==> job 7773 <==
==> flow/design.v <==
`timescale 1ps/1ps
module LASER (
	input CLK,
	input RST,
	input [3:0] X,
	input [3:0] Y,
	output reg [3:0] C1X,
	output reg [3:0] C1Y,
	output reg [3:0] C2X,
	output reg [3:0] C2Y,
	output DONE
);
parameter State_Data_Read									= 0,
					State_Calculate_Cover 					= 1,
					State_Next_Circle 							= 2,
					State_Refresh_Max_Cover_Circle	= 3,
					State_Data_Out 									= 4;
reg [2:0] State;
reg [3:0] DATA [39:0][1:0];  
reg [3:0] CNT_X,CNT_Y;
reg [5:0] CNT;
reg [2:0] STEP_CNT;
reg [6:0] ITER;  
reg [8:0] Calculate_REG;
reg [3:0] Distance1,Distance2,Distance3,Distance4;
reg S;
wire [3:0] Set_Circle [1:0];
reg [5:0] Max_Cover,Cover;
reg [3:0] Max_Cover_X,Max_Cover_Y;
reg inC1,inC2;
reg [7:0] sqrd1,sqrd2,sqrd3,sqrd4;
assign Set_Circle[0] = S ? C1X:C2X;
assign Set_Circle[1] = S ? C1Y:C2Y;
assign DONE = State== State_Data_Out ? 1'b1:1'b0;
always@(posedge CLK or posedge RST)begin
	if(RST)begin
		State <= State_Data_Read;	
		S<=0;
		{CNT_Y,CNT_X} <= 0;
		CNT <= 0;
		STEP_CNT <= 0;
		ITER <= 0;
		{Cover,Max_Cover} <= 0;
		{C1X,C1Y,C2X,C2Y} <= 0;
		{Max_Cover_Y,Max_Cover_X} <= 0; 
	end
	else begin
		case(State)
			State_Data_Read								:begin
				if(CNT>=39) begin
					State <= State_Calculate_Cover;
					CNT <= 0;
				end
				else CNT <= CNT+1;
				DATA[CNT][0] <= X;
				DATA[CNT][1] <= Y;
			end
			State_Calculate_Cover 				:begin  
				if(CNT>=39)begin
					State <= State_Next_Circle;
					CNT <= 0;
				end
				else begin
					CNT <= CNT+1;
				end
				if(inC1||inC2)begin
					Cover <= Cover+1;
				end
			end
			State_Next_Circle 						:begin  
				if(Cover>=Max_Cover)begin
					Max_Cover <= Cover;
					Max_Cover_Y <= CNT_Y;
					Max_Cover_X <= CNT_X;
				end
				if(Cover<=3)begin
					if(CNT_Y==15 && (CNT_X+10)>15)begin
						State <= State_Refresh_Max_Cover_Circle;
						CNT_Y <= 0;
						CNT_X <= 0;
					end
					else if((CNT_X+10)>15)begin
						CNT_Y <= CNT_Y+1;
						CNT_X <= 0;
						State <= State_Calculate_Cover;
					end
					else begin
						CNT_X <= CNT_X+10;
						State <= State_Calculate_Cover;
					end
				end
				else if(Cover<=10)begin
					if(CNT_Y==15 && (CNT_X+7)>15)begin
						State <= State_Refresh_Max_Cover_Circle;
						CNT_Y <= 0;
						CNT_X <= 0;
					end
					else if((CNT_X+7)>15)begin
						CNT_Y <= CNT_Y+1;
						CNT_X <= 0;
						State <= State_Calculate_Cover;
					end
					else begin
						CNT_X <= CNT_X+7;
						State <= State_Calculate_Cover;
					end
				end
				else if(Cover<=20)begin
					if(CNT_Y==15 && (CNT_X+3)>15)begin
						State <= State_Refresh_Max_Cover_Circle;
						CNT_Y <= 0;
						CNT_X <= 0;
					end
					else if((CNT_X+3)>15)begin
						CNT_Y <= CNT_Y+1;
						CNT_X <= 0;
						State <= State_Calculate_Cover;
					end
					else begin
						CNT_X <= CNT_X+3;
						State <= State_Calculate_Cover;
					end
				end
				else begin
					{CNT_Y,CNT_X}<= &{CNT_Y,CNT_X} ? 0:{CNT_Y,CNT_X}+1 ;
					State <= &{CNT_Y,CNT_X} ? State_Refresh_Max_Cover_Circle : State_Calculate_Cover;
				end
				Cover<=0;
			end
			State_Refresh_Max_Cover_Circle 	:begin 
				if(  (S&&{Max_Cover_Y,Max_Cover_X}=={C2Y,C2X}) ||
				 			(~S&&{Max_Cover_Y,Max_Cover_X}=={C1Y,C1X}) || (&ITER) ) State <= State_Data_Out;
				else begin 
					if(S) {C2Y,C2X} <= {Max_Cover_Y,Max_Cover_X};
					else {C1Y,C1X} <= {Max_Cover_Y,Max_Cover_X};
					State <= State_Calculate_Cover ; 
				end
				{CNT_Y,CNT_X} <= 0;
				CNT <= 0;
				STEP_CNT <= 0;
				ITER <= ITER+1;
				Cover<=0;
				S <= ~S;
			end
			State_Data_Out 								:begin 
				State <= State_Data_Read;	
				{CNT_Y,CNT_X} <= 0;
				S <= 0;
				CNT <= 0;
				STEP_CNT <= 0;
				ITER <= 0;
				{Cover,Max_Cover} <= 0;
				{C1X,C1Y,C2X,C2Y} <= 0;
				{Max_Cover_Y,Max_Cover_X} <= 0; 
			end
		endcase
	end
end
always@(*)begin
	if(State==State_Calculate_Cover)begin
		Distance1 = (CNT_X>DATA[CNT][0]) ? (CNT_X-DATA[CNT][0]):(DATA[CNT][0]-CNT_X);
		Distance2 = (CNT_Y>DATA[CNT][1]) ? (CNT_Y-DATA[CNT][1]):(DATA[CNT][1]-CNT_Y);	
		sqrd1 = Distance1*Distance1;
		sqrd2 = Distance2*Distance2;
		if( (sqrd1+sqrd2)<=16) inC1 = 1;
		else inC1 = 0;
		Distance3 = (Set_Circle[0]>DATA[CNT][0]) ? (Set_Circle[0]-DATA[CNT][0]):(DATA[CNT][0]-Set_Circle[0]);
		Distance4 = (Set_Circle[1]>DATA[CNT][1]) ? (Set_Circle[1]-DATA[CNT][1]):(DATA[CNT][1]-Set_Circle[1]);
		sqrd4 = Distance3*Distance3;
    sqrd3 = Distance4*Distance4;
		if( (sqrd3+sqrd4)<=16) inC2 = 1;
		else inC2 = 0;
	end
	else {Distance1,Distance2,inC1,inC2} = 0;
end
endmodule
==> flow/run.sh <==
#!/bin/bash
# the make line also repeats each setting of config.mk as NAME=value (left out here)
make -C /OpenROAD-flow-scripts/flow DESIGN_CONFIG=/design/flow/config.mk WORK_HOME=/design/flow/orfs CLKGATE_MAP_FILE= finish
==> flow/config.mk <==
export PLATFORM = sky130hd
export DESIGN_NAME = LASER
export DESIGN_NICKNAME = LASER
export VERILOG_FILES = /design/flow/design.v
export SDC_FILE = /design/flow/constraint.sdc
export NUM_CORES = 4
export LEC_CHECK = 0
export CAP_MARGIN = 20
export CELL_PAD_IN_SITES_DETAIL_PLACEMENT = 1
export CELL_PAD_IN_SITES_GLOBAL_PLACEMENT = 2
export CORE_MARGIN = 7
export CORE_UTILIZATION = 40
export HOLD_SLACK_MARGIN = -0.09
export MIN_ROUTING_LAYER = met2
export PLACE_DENSITY = 0.36
export SLEW_MARGIN = 5
==> flow/constraint.sdc <==
create_clock -name core_clock -period 9.0 [get_ports {CLK}]
set_input_delay 1.8000 -clock core_clock [delete_from_list [all_inputs] [get_ports {CLK}]]
set_output_delay 1.8000 -clock core_clock [all_outputs]
set_load 0.01 [all_outputs]
==> job 4099 (differences from job 7773) <==
Settings changed: ABC_AREA from default to 1, CAP_MARGIN 20 to 30, CELL_PAD_IN_SITES_DETAIL_PLACEMENT 1 to default, CELL_PAD_IN_SITES_GLOBAL_PLACEMENT 2 to default, CORE_MARGIN 7 to 2, CORE_UTILIZATION 40 to 46, HOLD_SLACK_MARGIN -0.09 to default, MIN_ROUTING_LAYER met2 to default, PLACE_DENSITY 0.36 to default, TNS_END_PERCENT from default to 95.
==> flow/constraint.sdc (replaced) <==
create_clock -name core_clock -period 6.84 [get_ports {CLK}]
set_input_delay 1.3680 -clock core_clock [delete_from_list [all_inputs] [get_ports {CLK}]]
set_output_delay 1.3680 -clock core_clock [all_outputs]
set_load 0.01 [all_outputs]
==> results.ini <==
[final_timing]
timing_worst_slew_pin_value_ps=1140
slew-limit-headroom_pct=24.1
finalWorstPathRequiredPeriod_ps=8800

[yosys]
synth_top_area_share_pct=46.8
post_synth.cell_area_avg_um2=12.0

[place]
gp_routability_congestion=0.926

[power_and_ir_drop]
static-leakage-power_nw=9.35
clkPwrFrac_pct=48.5

[status]
status=timing/DRC/antenna clean

[final_layout]
n_all_buffers=196

[floorplanning]
tapCellCount=672

[end of results for job 7773]
==> results.ini <==
[status]
status=finished with violations
violations=negative setup slack

[power_and_ir_drop]
clkPwrFrac_pct=45.9
static-leakage-power_nw=11.9

[final_timing]
finalSetupViolations=6
final_critical_path_setup_slack_ps=-504
finalWorstPathRequiredPeriod_ps=7340

[floorplanning]
floorplan.die.width_um=221
tapCellCount=607

[yosys]
post_synth_ao_oa_area_fraction_pct=7.35
synth_top_area_share_pct=44.5

[place]
placedCellCount=3310
gp_routability_congestion=0.930

[final_layout]
n_all_buffers=348
combGateArea_um2=9920

[critical_path]
cp-end-kind=flip-flop

[end of results for job 4099]

========
==> inputs of run a <==
Starts from the design.v that is shown in full above.
clock: 6.84 ns
lec_check: 0
abc_area: 0
cap_margin: 30
core_margin: 2
core_utilization: 46
cts_cluster_diameter: 112
gpl_routability_driven: 0
slew_margin: 5
tns_end_percent: 95
run.sh (not shown) runs the stock make flow with config.mk's settings and CLKGATE_MAP_FILE=.
==> run b (differences from run a) <==
==> flow/config.mk (replaced) <==
export PLATFORM = sky130hd
export DESIGN_NAME = LASER
export DESIGN_NICKNAME = LASER
export VERILOG_FILES = /design/flow/design.v
export SDC_FILE = /design/flow/constraint.sdc
export NUM_CORES = 4
export LEC_CHECK = 0
export ABC_AREA = 1
export CAP_MARGIN = 20
export CELL_PAD_IN_SITES_DETAIL_PLACEMENT = 0
export CORE_ASPECT_RATIO = 0.97
export CORE_MARGIN = 2
export CORE_UTILIZATION = 72
export CTS_CLUSTER_SIZE = 40
export MAX_ROUTING_LAYER = met5
export SLEW_MARGIN = 20
export TNS_END_PERCENT = 75
==> flow/constraint.sdc (replaced) <==
create_clock -name core_clock -period 13.7 [get_ports {CLK}]
set_input_delay 2.7400 -clock core_clock [delete_from_list [all_inputs] [get_ports {CLK}]]
set_output_delay 2.7400 -clock core_clock [all_outputs]
set_load 0.01 [all_outputs]
==> run c (differences from run a) <==
==> flow/config.mk (replaced) <==
export PLATFORM = sky130hd
export DESIGN_NAME = LASER
export DESIGN_NICKNAME = LASER
export VERILOG_FILES = /design/flow/design.v
export SDC_FILE = /design/flow/constraint.sdc
export NUM_CORES = 4
export LEC_CHECK = 0
export CAP_MARGIN = 20
export CORE_MARGIN = 2
export CORE_UTILIZATION = 69
export CTS_CLUSTER_SIZE = 27
export PLACE_DENSITY_LB_ADDON = 0.0
export SETUP_SLACK_MARGIN = 1.41
export SLEW_MARGIN = 20
==> flow/constraint.sdc (replaced) <==
create_clock -name core_clock -period 5.2 [get_ports {CLK}]
set_input_delay 1.0400 -clock core_clock [delete_from_list [all_inputs] [get_ports {CLK}]]
set_output_delay 1.0400 -clock core_clock [all_outputs]
set_load 0.01 [all_outputs]
==> qor summary <==
quantity                                                                             run b                      run c                      run a
Status                                                                      finished clean   finished with violations   finished with violations
Violated checks                                                                          -       negative setup slack       negative setup slack
Fillers                                                                              1,958                      1,434                      3,681
Reported net switching power                                                    0.000510 W                  0.00138 W                  0.00106 W
Maximum clock frequency                                                            108 MHz                    118 MHz                    122 MHz
Area Growth Syn to Fin                                                               7.57%                      23.0%                      24.3%
Gpl congestion                                                                       0.989                       1.04                          -
Floorplan die height                                                           175 microns                176 microns                215 microns
Half-perimeter wire length after detailed placement                         40,500 microns             42,500 microns             43,600 microns
Synth top area share                                                                 44.5%                      46.8%                      46.8%
Most frequent cell after synthesis                                sky130_fd_sc_hd__nand2_1  sky130_fd_sc_hd__edfxtp_1  sky130_fd_sc_hd__edfxtp_1
Largest stage delay, worst path                                                    0.69 ns                    0.50 ns                    0.49 ns
Crit-path max FO                                                                        58                          6                          6
Number of DRC markers after the initial detailed-route iteration                     2,325                      2,467                      1,739
Inst Count DP                                                                        2,826                      2,287                      2,468
Setup slack, reg-to-reg                                                            4.44 ns                   -3.27 ns                   -1.39 ns
Logic gate fraction of the total cell area                                           38.9%                      35.9%                      35.8%
Clock power frac                                                                     45.7%                      45.9%                      46.4%

========
==> inputs of run C <==
RTL: the design.v shown in full above, as it stands there.
clock: 4.88 ns
lec_check: 0
abc_area: 0
cap_margin: 20
cell_pad_in_sites_detail_placement: 0
core_margin: 2
core_utilization: 72
cts_cluster_diameter: 56
cts_cluster_size: 40
max_routing_layer: met5
place_density_lb_addon: 0.0
setup_slack_margin: 0.59
slew_margin: 20
==> run Y (differences from run C) <==
==> flow/config.mk (replaced) <==
export PLATFORM = sky130hd
export DESIGN_NAME = LASER
export DESIGN_NICKNAME = LASER
export VERILOG_FILES = /design/flow/design.v
export SDC_FILE = /design/flow/constraint.sdc
export NUM_CORES = 4
export LEC_CHECK = 0
export CAP_MARGIN = 20
export CORE_MARGIN = 2
export CORE_UTILIZATION = 72
export CTS_CLUSTER_DIAMETER = 58
export CTS_CLUSTER_SIZE = 35
export PLACE_DENSITY_LB_ADDON = 0.0
export SETUP_SLACK_MARGIN = 0.97
export SLEW_MARGIN = 20
==> flow/constraint.sdc (replaced) <==
create_clock -name core_clock -period 7.62 [get_ports {CLK}]
set_input_delay 1.5240 -clock core_clock [delete_from_list [all_inputs] [get_ports {CLK}]]
set_output_delay 1.5240 -clock core_clock [all_outputs]
set_load 0.01 [all_outputs]
==> run M (differences from run C) <==
==> flow/config.mk (replaced) <==
export PLATFORM = sky130hd
export DESIGN_NAME = LASER
export DESIGN_NICKNAME = LASER
export VERILOG_FILES = /design/flow/design.v
export SDC_FILE = /design/flow/constraint.sdc
export NUM_CORES = 4
export LEC_CHECK = 0
export CAP_MARGIN = 20
export CORE_ASPECT_RATIO = 0.53
export CORE_MARGIN = 2
export CORE_UTILIZATION = 70
export CTS_CLUSTER_SIZE = 39
export PLACE_DENSITY_LB_ADDON = 0.0
export SETUP_SLACK_MARGIN = 1.35
export SLEW_MARGIN = 20
==> flow/constraint.sdc (replaced) <==
create_clock -name core_clock -period 4.93 [get_ports {CLK}]
set_input_delay 0.9860 -clock core_clock [delete_from_list [all_inputs] [get_ports {CLK}]]
set_output_delay 0.9860 -clock core_clock [all_outputs]
set_load 0.01 [all_outputs]
==> run R (differences from run C) <==
==> flow/config.mk (replaced) <==
export PLATFORM = sky130hd
export DESIGN_NAME = LASER
export DESIGN_NICKNAME = LASER
export VERILOG_FILES = /design/flow/design.v
export SDC_FILE = /design/flow/constraint.sdc
export NUM_CORES = 4
export LEC_CHECK = 0
export ABC_AREA = 1
export CAP_MARGIN = 20
export CORE_MARGIN = 3
export CORE_UTILIZATION = 41
export CTS_CLUSTER_DIAMETER = 56
export GPL_TIMING_DRIVEN = 1
export MAX_ROUTING_LAYER = met4
export PLACE_DENSITY_LB_ADDON = 0.25
export SLEW_MARGIN = 35
==> flow/constraint.sdc (replaced) <==
create_clock -name core_clock -period 5.74 [get_ports {CLK}]
set_input_delay 1.1480 -clock core_clock [delete_from_list [all_inputs] [get_ports {CLK}]]
set_output_delay 1.1480 -clock core_clock [all_outputs]
set_load 0.01 [all_outputs]
==> out/qor.csv <==
stage,metric,value,unit
sta,layout_setup_ws,-0.929,ns
status,checkFailReasons,negative setup slack,
worst_setup_path,critical_path_buf_inv_count,9,
logic_synthesis,synthAoiAreaFrac,10.1,%
sta,hold_slack,0.542,ns
sta,setup_viol_count_final,6,
routing,antennaDiodeCount,1,
status,status,failed layout checks,
logic_synthesis,cells_after_synth,1703,
cells_and_area,seqCellArea,11200,um2
That was run Y.
==> out/qor.csv <==
stage,metric,value,unit
status,status,failed layout checks,
status,checkFailReasons,negative setup slack,
routing,drtIter0Drc,3792,
sta,setup_viol_count_final,6,
sta,layout_setup_ws,-3.97,ns
logic_synthesis,synthAoiAreaFrac,10.1,%
logic_synthesis,common_cells,"sky130_fd_sc_hd__edfxtp_1, sky130_fd_sc_hd__mux2_2, sky130_fd_sc_hd__nand2_1, sky130_fd_sc_hd__a22oi_1, sky130_fd_sc_hd__clkbuf_1",
sta,fin_crit,8.85,ns
logic_synthesis,cells_after_synth,1703,
sta,hold_slack,0.540,ns
worst_setup_path,critical_path_buf_inv_count,10,
routing,antennaDiodeCount,3,
cells_and_area,seqCellArea,11200,um2
That was run C.
==> out/qor.csv <==
stage,metric,value,unit
sta,hold_slack,0.505,ns
logic_synthesis,ys_types,42,
global_route,antenna_found_initial,1,
logic_synthesis,netlist_logic_family_top,simple AND/OR/NAND/NOR gates,
sta,layout_setup_ws,-1.46,ns
logic_synthesis,synthAoiAreaFrac,7.35,%
status,checkFailReasons,negative setup slack,
worst_setup_path,cp_top_family,adder cells,
sta,setup_viol_count_final,6,
worst_setup_path,critical_path_buf_inv_count,10,
routing,met2_wl,33.5,mm
routing,antennaDiodeCount,1,
logic_synthesis,cells_after_synth,2519,
cells_and_area,seqCellArea,11200,um2
power,share_seq_of_total_power,51.3,%
status,status,failed layout checks,
That was run R.
==> out/qor.csv <==
stage,metric,value,unit
worst_setup_path,startpoint,CNT[0],
logic_synthesis,synthAoiAreaFrac,10.1,%
worst_setup_path,critical_path_buf_inv_count,9,
global_route,vias_in_the_first_global_route,17100,
clock_tree,clk_pin_slew_worst_paths,0.07,ns
status,status,failed layout checks,
cells_and_area,seqCellArea,11200,um2
power,power.static_leakage,10.2,nW
global_route,global_route_wire_length_before_repair,113,mm
clock_tree,cts-buffers-inserted,34,
sta,layout_setup_ws,-3.83,ns
logic_synthesis,yosysTopAreaCellShare,46.8,%
status,checkFailReasons,negative setup slack,
sta,hold_slack,0.566,ns
logic_synthesis,ys_types,60,
logic_synthesis,cells_after_synth,1703,
sta,setup_viol_count_final,6,
That was run M.
Power and IR drop assume default switching activity.
